==> flow/design.v <==
module MAC_Unit #(parameter WIDTH=32) (
    input logic clk,
    input logic reset,
    input  logic [WIDTH-1:0] a,
    input  logic [WIDTH-1:0] b,
    output logic [WIDTH*2-1:0] result
);
    logic [WIDTH-1:0] a_reg, b_reg;
    logic [WIDTH*2-1:0] mult_result;  
    always_ff@(posedge clk or posedge reset) begin
        if (reset) begin
            a_reg <= '0;
            b_reg <= '0;
            mult_result <= '0;
            result <= '0;
        end else begin
            a_reg <= a;
            b_reg <= b;
            mult_result <= a_reg * b_reg;  
            result <= mult_result + result;  
        end 
    end
endmodule
==> flow/config.mk <==
export PLATFORM = sky130hd
export DESIGN_NAME = MAC_Unit
export DESIGN_NICKNAME = MAC_Unit
export VERILOG_FILES = /design/flow/design.v
export SDC_FILE = /design/flow/constraint.sdc
export NUM_CORES = 4
export LEC_CHECK = 0
export CAP_MARGIN = 40
export CORE_MARGIN = 2
export CORE_UTILIZATION = 72
export CTS_CLUSTER_SIZE = 42
export HOLD_SLACK_MARGIN = 0.27
export PLACE_DENSITY_LB_ADDON = 0.01
export SETUP_SLACK_MARGIN = 0.79
export SLEW_MARGIN = 20
==> flow/constraint.sdc <==
create_clock -name core_clock -period 7.29 [get_ports {clk}]
set_input_delay 1.4580 -clock core_clock [delete_from_list [all_inputs] [get_ports {clk}]]
set_output_delay 1.4580 -clock core_clock [all_outputs]
set_load 0.01 [all_outputs]
run.sh (not shown) runs the stock make flow with config.mk's settings and CLKGATE_MAP_FILE=.
The starting point completed and failed the layout checks on setup timing.
Then changed:
- CAP_MARGIN: 40 -> 20
- CTS_CLUSTER_SIZE: 42 -> 98
- HOLD_SLACK_MARGIN: 0.27 -> default
- PLACE_DENSITY_LB_ADDON: 0.01 -> default
- SETUP_SLACK_MARGIN: 0.79 -> default
- TNS_END_PERCENT: default -> 5
- clock period: 7.29 -> 4.88 ns (I/O delays scaled with it)
The changed run reached the layout checks and failed them: setup timing.
Fmax goes up by 2.6%.
Die size is unchanged.
Worst setup slack is worse by 2200 ps.
Routed wire length goes down by 3.0%.
Register-to-register slack degrades by 2200 ps.
Non-clock buffer count is higher by 39.
Cell count rose by 0.74%.
First-iteration DRC count goes down by 0.69%.
Then changed:
- CORE_UTILIZATION: 72 -> 18
- CTS_CLUSTER_SIZE: 98 -> default
- TNS_END_PERCENT: 5 -> default
- clock period: 4.88 -> 8.79 ns (I/O delays scaled with it)
This time the run passed the timing, DRC and antenna checks.
Die area goes up to 3.9 times its value.
Design area goes down by 1.9%.
Via count goes down by 8.1%.
Cell count goes up by 35%.
Core utilization goes down by 64 points.
Routed wire length goes up by 3.9%.
Synthesized area is unchanged.
Sequential cell count does not change.

---

Starts from the design.v that is shown in full above.
clock: 4.49 ns
lec_check: 0
abc_area: 1
cap_margin: 20
core_margin: 2
core_utilization: 72
cts_cluster_diameter: 379
cts_cluster_size: 100
place_density: 0.37
setup_slack_margin: 1.22
slew_margin: 20
tns_end_percent: 15
The starting point ended with an error in global routing (5_1_grt), error GRT-0116.
Edit:
==> flow/config.mk (replaced) <==
export PLATFORM = sky130hd
export DESIGN_NAME = MAC_Unit
export DESIGN_NICKNAME = MAC_Unit
export VERILOG_FILES = /design/flow/design.v
export SDC_FILE = /design/flow/constraint.sdc
export NUM_CORES = 4
export LEC_CHECK = 0
export CAP_MARGIN = 20
export CORE_MARGIN = 2
export CORE_UTILIZATION = 40
export SLEW_MARGIN = 20
==> flow/constraint.sdc (replaced) <==
create_clock -name core_clock -period 9.0 [get_ports {clk}]
set_input_delay 1.8000 -clock core_clock [delete_from_list [all_inputs] [get_ports {clk}]]
set_output_delay 1.8000 -clock core_clock [all_outputs]
set_load 0.01 [all_outputs]
The changed run completed without violations.
Die area rose by 60%.
Synthesized area fell by 11%.
Synthesized cell count fell by 32%.
Edit:
--- a/flow/config.mk
+++ b/flow/config.mk
@@ -8,4 +8,5 @@
 export CAP_MARGIN = 20
 export CORE_MARGIN = 2
-export CORE_UTILIZATION = 40
+export CORE_UTILIZATION = 72
+export PLACE_DENSITY_LB_ADDON = 0.24
 export SLEW_MARGIN = 20
==> flow/constraint.sdc (replaced) <==
create_clock -name core_clock -period 7.29 [get_ports {clk}]
set_input_delay 1.4580 -clock core_clock [delete_from_list [all_inputs] [get_ports {clk}]]
set_output_delay 1.4580 -clock core_clock [all_outputs]
set_load 0.01 [all_outputs]
The changed run finished with negative setup slack left. Utilization rose by 40 points. Flip-flop count stays the same. Area after synthesis is unchanged. Worst setup slack loses 1.1 ns.
Edit:
--- a/flow/config.mk
+++ b/flow/config.mk
@@ -9,4 +9,5 @@
 export CORE_MARGIN = 2
 export CORE_UTILIZATION = 72
-export PLACE_DENSITY_LB_ADDON = 0.24
+export CTS_CLUSTER_SIZE = 15
+export SETUP_SLACK_MARGIN = -0.43
 export SLEW_MARGIN = 20
==> flow/constraint.sdc (replaced) <==
create_clock -name core_clock -period 7.36 [get_ports {clk}]
set_input_delay 1.4720 -clock core_clock [delete_from_list [all_inputs] [get_ports {clk}]]
set_output_delay 1.4720 -clock core_clock [all_outputs]
set_load 0.01 [all_outputs]
The new run produced a layout that fails on negative setup slack.
Critical path depth goes up by 3.
Synthesized area is unchanged.
Core utilization came out lower by 1.8 points.
Final cell count fell by 0.65%.
Non-clock buffer count came out lower by 32.
Synthesized cell count does not change.
Global-route usage falls by 2.0 points.
Via count came out lower by 5.9%.
First-iteration DRC count is lower by 22%.

---

Starts from the design.v that is shown in full above.
make LEC_CHECK=0 ABC_AREA=0 CAP_MARGIN=40 CORE_MARGIN=2 CORE_UTILIZATION=72 CTS_CLUSTER_DIAMETER=305 CTS_CLUSTER_SIZE=42 HOLD_SLACK_MARGIN=0.29 PLACE_DENSITY=0.64 SLEW_MARGIN=20 finish   # period 6.46 ns
The starting point finished but fails on setup timing.
Edit:
--- a/flow/config.mk
+++ b/flow/config.mk
@@ -8,2 +8,2 @@
-export ABC_AREA = 0
-export CAP_MARGIN = 40
+export ABC_AREA = 1
+export CAP_MARGIN = 0
After rerunning:
- The changed run finished but fails on setup timing
- fmax went up by 14%
- area after synthesis went up by 12%
- wire length went up by 24%
- register-to-register slack gains 0.96 ns
- critical path depth went up by 1
- worst setup slack gains 0.96 ns
- count of clock-buffer cells in the layout went down by 1
- core utilization went down by 1.9 points
Edit:
--- a/flow/config.mk
+++ b/flow/config.mk
@@ -8 +8 @@
-export ABC_AREA = 1
+export ABC_AREA = 0
@@ -15,0 +16 @@
+export SETUP_SLACK_MARGIN = 1.85
The changed run finished but failed the layout checks on setup timing.
Worst setup slack is worse by 1.2 ns.
Final area goes down by a few percent.
Core utilization goes up by 3.3 points.
Maximum frequency goes down by about a fifth.
Edit:
--- a/flow/config.mk
+++ b/flow/config.mk
@@ -8,2 +8 @@
-export ABC_AREA = 0
-export CAP_MARGIN = 0
+export CAP_MARGIN = 20
@@ -12,5 +11,2 @@
-export CTS_CLUSTER_DIAMETER = 305
-export CTS_CLUSTER_SIZE = 42
-export HOLD_SLACK_MARGIN = 0.29
-export PLACE_DENSITY = 0.64
-export SETUP_SLACK_MARGIN = 1.85
+export PLACE_DENSITY = 0.35
+export SETUP_SLACK_MARGIN = 2.23
==> flow/constraint.sdc (replaced) <==
create_clock -name core_clock -period 8.96 [get_ports {clk}]
set_input_delay 1.7920 -clock core_clock [delete_from_list [all_inputs] [get_ports {clk}]]
set_output_delay 1.7920 -clock core_clock [all_outputs]
set_load 0.01 [all_outputs]
Result: The changed run produced a clean layout; sequential cell count stays the same; first-iteration DRC count falls by about 24%; routed wire length falls by about 4%; clock skew is lower by 0.0077 ns.

---

RTL: the design.v shown in full above, as it stands there.
clock: 6.77 ns
lec_check: 0
cap_margin: 35
cell_pad_in_sites_global_placement: 0
core_aspect_ratio: 0.71
core_margin: 2
core_utilization: 72
cts_cluster_diameter: 354
cts_cluster_size: 41
gpl_routability_driven: 1
gpl_timing_driven: 1
max_routing_layer: met4
min_routing_layer: met1
setup_slack_margin: -0.41
slew_margin: 20
The baseline finished with negative setup slack left.
Rerun with:
Settings changed: CAP_MARGIN 35 to 20, CELL_PAD_IN_SITES_GLOBAL_PLACEMENT 0 to default, CORE_ASPECT_RATIO 0.71 to default, CORE_UTILIZATION 72 to 40, CTS_CLUSTER_DIAMETER 354 to default, CTS_CLUSTER_SIZE 41 to default, GPL_ROUTABILITY_DRIVEN 1 to default, GPL_TIMING_DRIVEN 1 to default, MAX_ROUTING_LAYER met4 to default, MIN_ROUTING_LAYER met1 to default, SETUP_SLACK_MARGIN -0.41 to default.
Clock period 6.77 ns to 8.79 ns, I/O delays scaled along.
This time the run produced a clean layout. Worst setup slack improves by 1400 ps. Clock-buffer cell count is unchanged. Synthesized cell count stays the same. Design area fell by about 6.5%.

---

## amber
// MAC_Unit: RTL as listed in full above, without the edits since
Settings: LEC_CHECK=0, ABC_AREA=1, CAP_MARGIN=20, CORE_MARGIN=2, CORE_UTILIZATION=40, CTS_CLUSTER_DIAMETER=383, CTS_CLUSTER_SIZE=31, MAX_ROUTING_LAYER=met4, SLEW_MARGIN=20; clock period 9.0 ns.
#### Input delta (nickel over amber)
Settings: clearing CTS_CLUSTER_SIZE, which used to be 31; swapping 40 for 72 in CORE_UTILIZATION; clearing MAX_ROUTING_LAYER, which used to be met4; clearing CTS_CLUSTER_DIAMETER, which used to be 383; clearing ABC_AREA, which used to be 1; swapping 9.0 for 8.96 in the clock period (ns, I/O delays scaled along).
Notes after the runs:
Delta (nickel minus amber): instance count of the mapped netlist fell by 2072; fraction of the yosys area taken by sequential cells rose by 1.2 points; detailed-routing wirelength on met1 fell by 36%. Min worst hold-check slack across amber and nickel: amber.
Relative to nickel, the following input files were edited for quartz:
Settings: swapping 72 for 62 in CORE_UTILIZATION; putting ABC_AREA at 1 where nothing was set; putting CTS_CLUSTER_SIZE at 100 where nothing was set; swapping 8.96 for 4.49 in the clock period (ns, I/O delays scaled along).
Results
- Nothing crashed in quartz and all stages finished; the problem is that the final layout failed, the offending checks being setup timing.
- Latest clock arrival within the worst-skew pair ends up higher on quartz.
- Per the comparison of quartz with nickel, hold slack moved down, area of the mapped netlist moved up.
Input-level comparison between pepper and quartz:
Settings: an added HOLD_SLACK_MARGIN of -0.08; an added TNS_END_PERCENT of 5; an added CTS_CLUSTER_DIAMETER of 376; a change of CORE_UTILIZATION from 62 to 72; a change of CTS_CLUSTER_SIZE from 100 to 98; a change of the clock period (ns, I/O delays scaled along) from 4.49 to 4.88.
==> comparison <==
- FAIL for each of pepper and quartz
- Final checks on quartz, whose flow otherwise completed, came back failing, citing setup timing.
- Diff pepper and quartz: maximum clock rate higher in pepper
- The final reports for pepper and quartz show mean number of vias per cell higher in the former.
- Area of all sequential standard cells of pepper is on par with quartz.
- The number of buffers created by CTS of quartz and that of pepper are within noise of each other.

---

RTL: the design.v shown in full above, as it stands there.
clock: 9.0 ns
lec_check: 0
abc_area: 1
cap_margin: 20
core_margin: 2
core_utilization: 50
cts_cluster_diameter: 383
cts_cluster_size: 98
max_routing_layer: met4
slew_margin: 20
tns_end_percent: 30
The baseline finished with timing, DRC and antenna clean.
Next try:
ABC_AREA = 0   (was 1)
CORE_ASPECT_RATIO = 0.5   (was default)
PLACE_DENSITY = 0.42   (was default)
Non-clock buffer count came out higher by 40.
Sequential share of layout area is higher by 1.0 points.
Worst setup slack loses 0.70 ns.
Next try:
ABC_AREA = default   (was 0)
CORE_ASPECT_RATIO = default   (was 0.5)
CORE_UTILIZATION = 72   (was 50)
CTS_CLUSTER_DIAMETER = default   (was 383)
CTS_CLUSTER_SIZE = default   (was 98)
MAX_ROUTING_LAYER = default   (was met4)
PLACE_DENSITY = default   (was 0.42)
PLACE_DENSITY_LB_ADDON = 0.26   (was default)
TNS_END_PERCENT = default   (was 30)
clock period = 7.36 ns   (was 9.0 ns; I/O delays follow)
Now the flow completed, yet does not pass: negative setup slack.
Cell area increases by 7.0%.
Worst setup slack loses 1.3 ns.
Critical path depth went down by 2.
Via count is higher by 11%.
Next try:
ABC_AREA = 1   (was default)
CORE_ASPECT_RATIO = 0.5   (was default)
CTS_CLUSTER_DIAMETER = 379   (was default)
CTS_CLUSTER_SIZE = 100   (was default)
PLACE_DENSITY_LB_ADDON = default   (was 0.26)
SETUP_SLACK_MARGIN = 1.22   (was default)
clock period = 4.49 ns   (was 7.36 ns; I/O delays follow)
This time the run ended with an error in 5_1_grt with GRT-0116; die size climbs by about 12%; synthesized cell count climbs by 47%; synthesized area climbs by about 12%.
Next try:
ABC_AREA = 0   (was 1)
CTS_CLUSTER_DIAMETER = 376   (was 379)
CTS_CLUSTER_SIZE = 98   (was 100)
HOLD_SLACK_MARGIN = -0.08   (was default)
SETUP_SLACK_MARGIN = default   (was 1.22)
TNS_END_PERCENT = 5   (was default)
clock period = 4.88 ns   (was 4.49 ns; I/O delays follow)
The new run finished but fails on negative setup slack.
Synthesized cell count decreases by about 30%.
Area after synthesis goes down by about 10%.
Die size went down by 10%.

---

run A:
RTL: the design.v shown in full above, as it stands there.
export LEC_CHECK = 0
export ABC_AREA = 1
export CAP_MARGIN = 35
export CELL_PAD_IN_SITES_DETAIL_PLACEMENT = 1
export CELL_PAD_IN_SITES_GLOBAL_PLACEMENT = 0
export CORE_ASPECT_RATIO = 1.28
export CORE_MARGIN = 10
export CORE_UTILIZATION = 24
export CTS_CLUSTER_DIAMETER = 354
export CTS_CLUSTER_SIZE = 63
export GPL_ROUTABILITY_DRIVEN = 0
export GPL_TIMING_DRIVEN = 0
export HOLD_SLACK_MARGIN = -0.02
export MAX_ROUTING_LAYER = met5
export MIN_ROUTING_LAYER = met2
export PLACE_DENSITY_LB_ADDON = 0.01
export SETUP_SLACK_MARGIN = 1.01
export SLEW_MARGIN = 40
export TNS_END_PERCENT = 80
create_clock -name core_clock -period 10.7 [get_ports {clk}]
Here is what was changed in the inputs of run B compared with run A.
==> flow/config.mk <==
export PLATFORM = sky130hd
export DESIGN_NAME = MAC_Unit
export DESIGN_NICKNAME = MAC_Unit
export VERILOG_FILES = /design/flow/design.v
export SDC_FILE = /design/flow/constraint.sdc
export NUM_CORES = 4
export LEC_CHECK = 0
export ABC_AREA = 1
export CAP_MARGIN = 5
export CELL_PAD_IN_SITES_GLOBAL_PLACEMENT = 1
export CORE_ASPECT_RATIO = 0.92
export CORE_MARGIN = 6
export CORE_UTILIZATION = 40
export SLEW_MARGIN = 20
==> flow/constraint.sdc <==
create_clock -name core_clock -period 9.0 [get_ports {clk}]
set_input_delay 1.8000 -clock core_clock [delete_from_list [all_inputs] [get_ports {clk}]]
set_output_delay 1.8000 -clock core_clock [all_outputs]
set_load 0.01 [all_outputs]
[summary]
Looking at worst setup path startpoint, the a_reg[18]$_DFF_PP0_ result is from run B; the a_reg[5]$_DFF_PP0_ one comes from run A.
Most used routing layer in global routing = met2: run B; most used routing layer in global routing = met3: run A
Run comparison: run B last element of the critical path mult_result[61]$_DFF_PP0_; run A last element of the critical path mult_result[58]$_DFF_PP0_
Relative to run A, run B improves worst hold slack.
Run B vs. run A: final cell area excluding filler cells went down by 0.0020 mm^2.
Run B vs. run A: clock network area share grew by 0.16 points; final worst slack shrank by 0.69 ns; global-route wire length before repair shrank by about 30%.
sky130_fd_sc_hd__dfrtp_1 as the highest-delay cell along the critical path was reported by run B, and sky130_fd_sc_hd__dfrtp_2 by run A.

---

// MAC_Unit: RTL as listed in full above, without the edits since
Settings: LEC_CHECK=0, ABC_AREA=1, CAP_MARGIN=30, CELL_PAD_IN_SITES_DETAIL_PLACEMENT=2, CELL_PAD_IN_SITES_GLOBAL_PLACEMENT=2, CORE_ASPECT_RATIO=1.56, CORE_MARGIN=2, CORE_UTILIZATION=40, CTS_CLUSTER_SIZE=22, GPL_ROUTABILITY_DRIVEN=1, GPL_TIMING_DRIVEN=0, HOLD_SLACK_MARGIN=0.03, MAX_ROUTING_LAYER=met4, MIN_ROUTING_LAYER=met2, SETUP_SLACK_MARGIN=1.59, SLEW_MARGIN=15; clock period 7.13 ns.
The first run stopped in global routing (5_1_grt), error GRT-0116.
==> next run, changes <==
==> flow/config.mk (replaced) <==
export PLATFORM = sky130hd
export DESIGN_NAME = MAC_Unit
export DESIGN_NICKNAME = MAC_Unit
export VERILOG_FILES = /design/flow/design.v
export SDC_FILE = /design/flow/constraint.sdc
export NUM_CORES = 4
export LEC_CHECK = 0
export ABC_AREA = 1
export CAP_MARGIN = 20
export CORE_ASPECT_RATIO = 1.87
export CORE_MARGIN = 2
export CORE_UTILIZATION = 58
export GPL_ROUTABILITY_DRIVEN = 1
export GPL_TIMING_DRIVEN = 1
export MAX_ROUTING_LAYER = met4
export PLACE_DENSITY_LB_ADDON = 0.05
export SLEW_MARGIN = 40
export TNS_END_PERCENT = 95
==> flow/constraint.sdc (replaced) <==
create_clock -name core_clock -period 5.25 [get_ports {clk}]
set_input_delay 1.0500 -clock core_clock [delete_from_list [all_inputs] [get_ports {clk}]]
set_output_delay 1.0500 -clock core_clock [all_outputs]
set_load 0.01 [all_outputs]
The changed run ran to the end with violations: setup timing; synthesized cell count is unchanged; area after synthesis does not change; die size went down by a quarter to a third.
